==> run a: inputs <==
==> flow/design.v <==
`timescale 1ns/10ps
module mpadd32_shift (CLK, RST_N, s_out, a_in, b_in, write, start, ready);
	input CLK, RST_N;
	input [255:0] a_in, b_in;
	input write, start;
	output [256:0] s_out;
	output ready;
	reg [256:0] sum;
	reg [255:0] a, b;
	reg ready;
	reg [2:0] counter;
	reg carry;
	reg [31:0] a0;
	reg [31:0] a1;
	reg [31:0] a2;
	reg [31:0] a3;
	reg [31:0] a4;
	reg [31:0] a5;
	reg [31:0] a6;
	reg [31:0] a7;
	reg [31:0] b0;
	reg [31:0] b1;
	reg [31:0] b2;
	reg [31:0] b3;
	reg [31:0] b4;
	reg [31:0] b5;
	reg [31:0] b6;
	reg [31:0] b7;
	reg [31:0] s0;
	reg [31:0] s1;
	reg [31:0] s2;
	reg [31:0] s3;
	reg [31:0] s4;
	reg [31:0] s5;
	reg [31:0] s6;
	reg [32:0] s7;
	assign s_out = {s7, s6, s5, s4, s3, s2, s1, s0};
	always @(posedge CLK) begin
		if (~RST_N) begin
			ready <= 1'b0;
			counter <= 3'b000;
		end
		else begin
			if (start) begin
				{carry, s0} <= a0 + b0;
				counter <= counter + 3'b001;
				{a0,a1,a2,a3,a4,a5,a6,a7} <= {a1,a2,a3,a4,a5,a6,a7,32'b0};
				{b0,b1,b2,b3,b4,b5,b6,b7} <= {b1,b2,b3,b4,b5,b6,b7,32'b0};
			end
			else if (counter == 3'b001) begin
				{carry, s1} <= a0 + b0 + carry;
				counter <= counter + 3'b001;
				{a0,a1,a2,a3,a4,a5,a6,a7} <= {a1,a2,a3,a4,a5,a6,a7,32'b0};
				{b0,b1,b2,b3,b4,b5,b6,b7} <= {b1,b2,b3,b4,b5,b6,b7,32'b0};
			end 
			else if (counter == 3'b010) begin
				{carry, s2} <= a0 + b0 + carry;
				counter <= counter + 3'b001;
				{a0,a1,a2,a3,a4,a5,a6,a7} <= {a1,a2,a3,a4,a5,a6,a7,32'b0};
				{b0,b1,b2,b3,b4,b5,b6,b7} <= {b1,b2,b3,b4,b5,b6,b7,32'b0};
			end 
			else if (counter == 3'b011) begin
				{carry, s3} <= a0 + b0 + carry;
				counter <= counter + 3'b001;
				{a0,a1,a2,a3,a4,a5,a6,a7} <= {a1,a2,a3,a4,a5,a6,a7,32'b0};
				{b0,b1,b2,b3,b4,b5,b6,b7} <= {b1,b2,b3,b4,b5,b6,b7,32'b0};
			end 
			else if (counter == 3'b100) begin
				{carry, s4} <= a0 + b0 + carry;
				counter <= counter + 3'b001;
				{a0,a1,a2,a3,a4,a5,a6,a7} <= {a1,a2,a3,a4,a5,a6,a7,32'b0};
				{b0,b1,b2,b3,b4,b5,b6,b7} <= {b1,b2,b3,b4,b5,b6,b7,32'b0};
			end 
			else if (counter == 3'b101) begin
				{carry, s5} <= a0 + b0 + carry;
				counter <= counter + 3'b001;
				{a0,a1,a2,a3,a4,a5,a6,a7} <= {a1,a2,a3,a4,a5,a6,a7,32'b0};
				{b0,b1,b2,b3,b4,b5,b6,b7} <= {b1,b2,b3,b4,b5,b6,b7,32'b0};
			end 
			else if (counter == 3'b110) begin
				{carry, s6} <= a0 + b0 + carry;
				counter <= counter + 3'b001;
				{a0,a1,a2,a3,a4,a5,a6,a7} <= {a1,a2,a3,a4,a5,a6,a7,32'b0};
				{b0,b1,b2,b3,b4,b5,b6,b7} <= {b1,b2,b3,b4,b5,b6,b7,32'b0};
			end 
			else if (counter == 3'b111) begin
				s7 <= a0 + b0 + carry;
				{a0,a1,a2,a3,a4,a5,a6,a7} <= {a1,a2,a3,a4,a5,a6,a7,32'b0};
				{b0,b1,b2,b3,b4,b5,b6,b7} <= {b1,b2,b3,b4,b5,b6,b7,32'b0};
				counter <= 3'b000;
				ready <= 1'b1;
			end
			else begin
				if (write) begin
					a0 <= a_in[31:0];
	 				a1 <= a_in[63:32];
					a2 <= a_in[95:64];
					a3 <= a_in[127:96];
					a4 <= a_in[159:128];
					a5 <= a_in[191:160];
					a6 <= a_in[223:192];
					a7 <= a_in[255:224];
					b0 <= b_in[31:0];
	 				b1 <= b_in[63:32];
					b2 <= b_in[95:64];
					b3 <= b_in[127:96];
					b4 <= b_in[159:128];
					b5 <= b_in[191:160];
					b6 <= b_in[223:192];
					b7 <= b_in[255:224];
					counter <= 3'b000;
					carry <= 1'b0;
				end
				ready <= 1'b0;
			end
		end
	end
endmodule
==> flow/run.sh <==
#!/bin/bash
# the make line also repeats each setting of config.mk as NAME=value (left out here)
make -C /OpenROAD-flow-scripts/flow DESIGN_CONFIG=/design/flow/config.mk WORK_HOME=/design/flow/orfs CLKGATE_MAP_FILE= finish
==> flow/config.mk <==
export PLATFORM = sky130hd
export DESIGN_NAME = mpadd32_shift
export DESIGN_NICKNAME = mpadd32_shift
export VERILOG_FILES = /design/flow/design.v
export SDC_FILE = /design/flow/constraint.sdc
export NUM_CORES = 4
export LEC_CHECK = 0
export CAP_MARGIN = 20
export CORE_MARGIN = 2
export CORE_UTILIZATION = 57
export SLEW_MARGIN = 20
==> flow/constraint.sdc <==
create_clock -name core_clock -period 2.51 [get_ports {CLK}]
set_input_delay 0.5020 -clock core_clock [delete_from_list [all_inputs] [get_ports {CLK}]]
set_output_delay 0.5020 -clock core_clock [all_outputs]
set_load 0.01 [all_outputs]
==> run b: changes against run a <==
- ABC_AREA: not set -> 1
- CORE_UTILIZATION: 57 -> 72
- CTS_CLUSTER_DIAMETER: not set -> 361
- PLACE_DENSITY_LB_ADDON: not set -> 0.02
- SETUP_SLACK_MARGIN: not set -> -0.26
==> flow/constraint.sdc (replaced) <==
create_clock -name core_clock -period 2.7 [get_ports {CLK}]
set_input_delay 0.5400 -clock core_clock [delete_from_list [all_inputs] [get_ports {CLK}]]
set_output_delay 0.5400 -clock core_clock [all_outputs]
set_load 0.01 [all_outputs]
==> Table 3: Implementation characteristics <==
Physical implementation characteristics

Parameter                              Value

Outcome
  Result of the run .................. did not finish
  First error .................. [ERROR DPL-0038] Utilization greater than 100%, impossible to legalize
  Exit stage .................. clock tree synthesis

Synthesis
  Synth Seq Share .................. 69.4%
  Post-Synthesis Mean Instance Area .................. 10.5 µm²
  Post-synthesis instance total .................. 3195
  Yosys adder share .................. 1.56%
  Biggest area contributors in the synthesized netlist .................. sky130_fd_sc_hd__edfxtp_1, sky130_fd_sc_hd__nand2_1, sky130_fd_sc_hd__inv_1

Floorplanning
  Initial standard-cell utilization of the core .................. 73.4%
the above is filed under run b

==> Table 3: Implementation characteristics <==
Implementation parameters

Parameter                              Value

Outcome
  Result of the run .................. finished with violations
  SO Viols .................. negative setup slack

Floorplanning
  Initial standard-cell utilization of the core .................. 57.5%

Synthesis
  Post-synthesis instance total .................. 2763
  Synth Seq Share .................. 71.7%
  Biggest area contributors in the synthesized netlist .................. sky130_fd_sc_hd__edfxtp_1, sky130_fd_sc_hd__nand2_1, sky130_fd_sc_hd__ha_1
  Yosys adder share .................. 1.61%

STA
  Setup violations, final .................. 216
  Min setup slack post-route .................. -1.47 ns
  Ratio of final minimum period to clock period .................. 159%

Final layout
  Filler instances .................. 2873

Power and ir drop
  Internal power .................. 30.9 mW

Hold path
  Hold EP .................. b3[0]$_DFFE_PP_
the above is filed under run a

Power figures rest on the tool's default switching activity, not on a simulated workload.
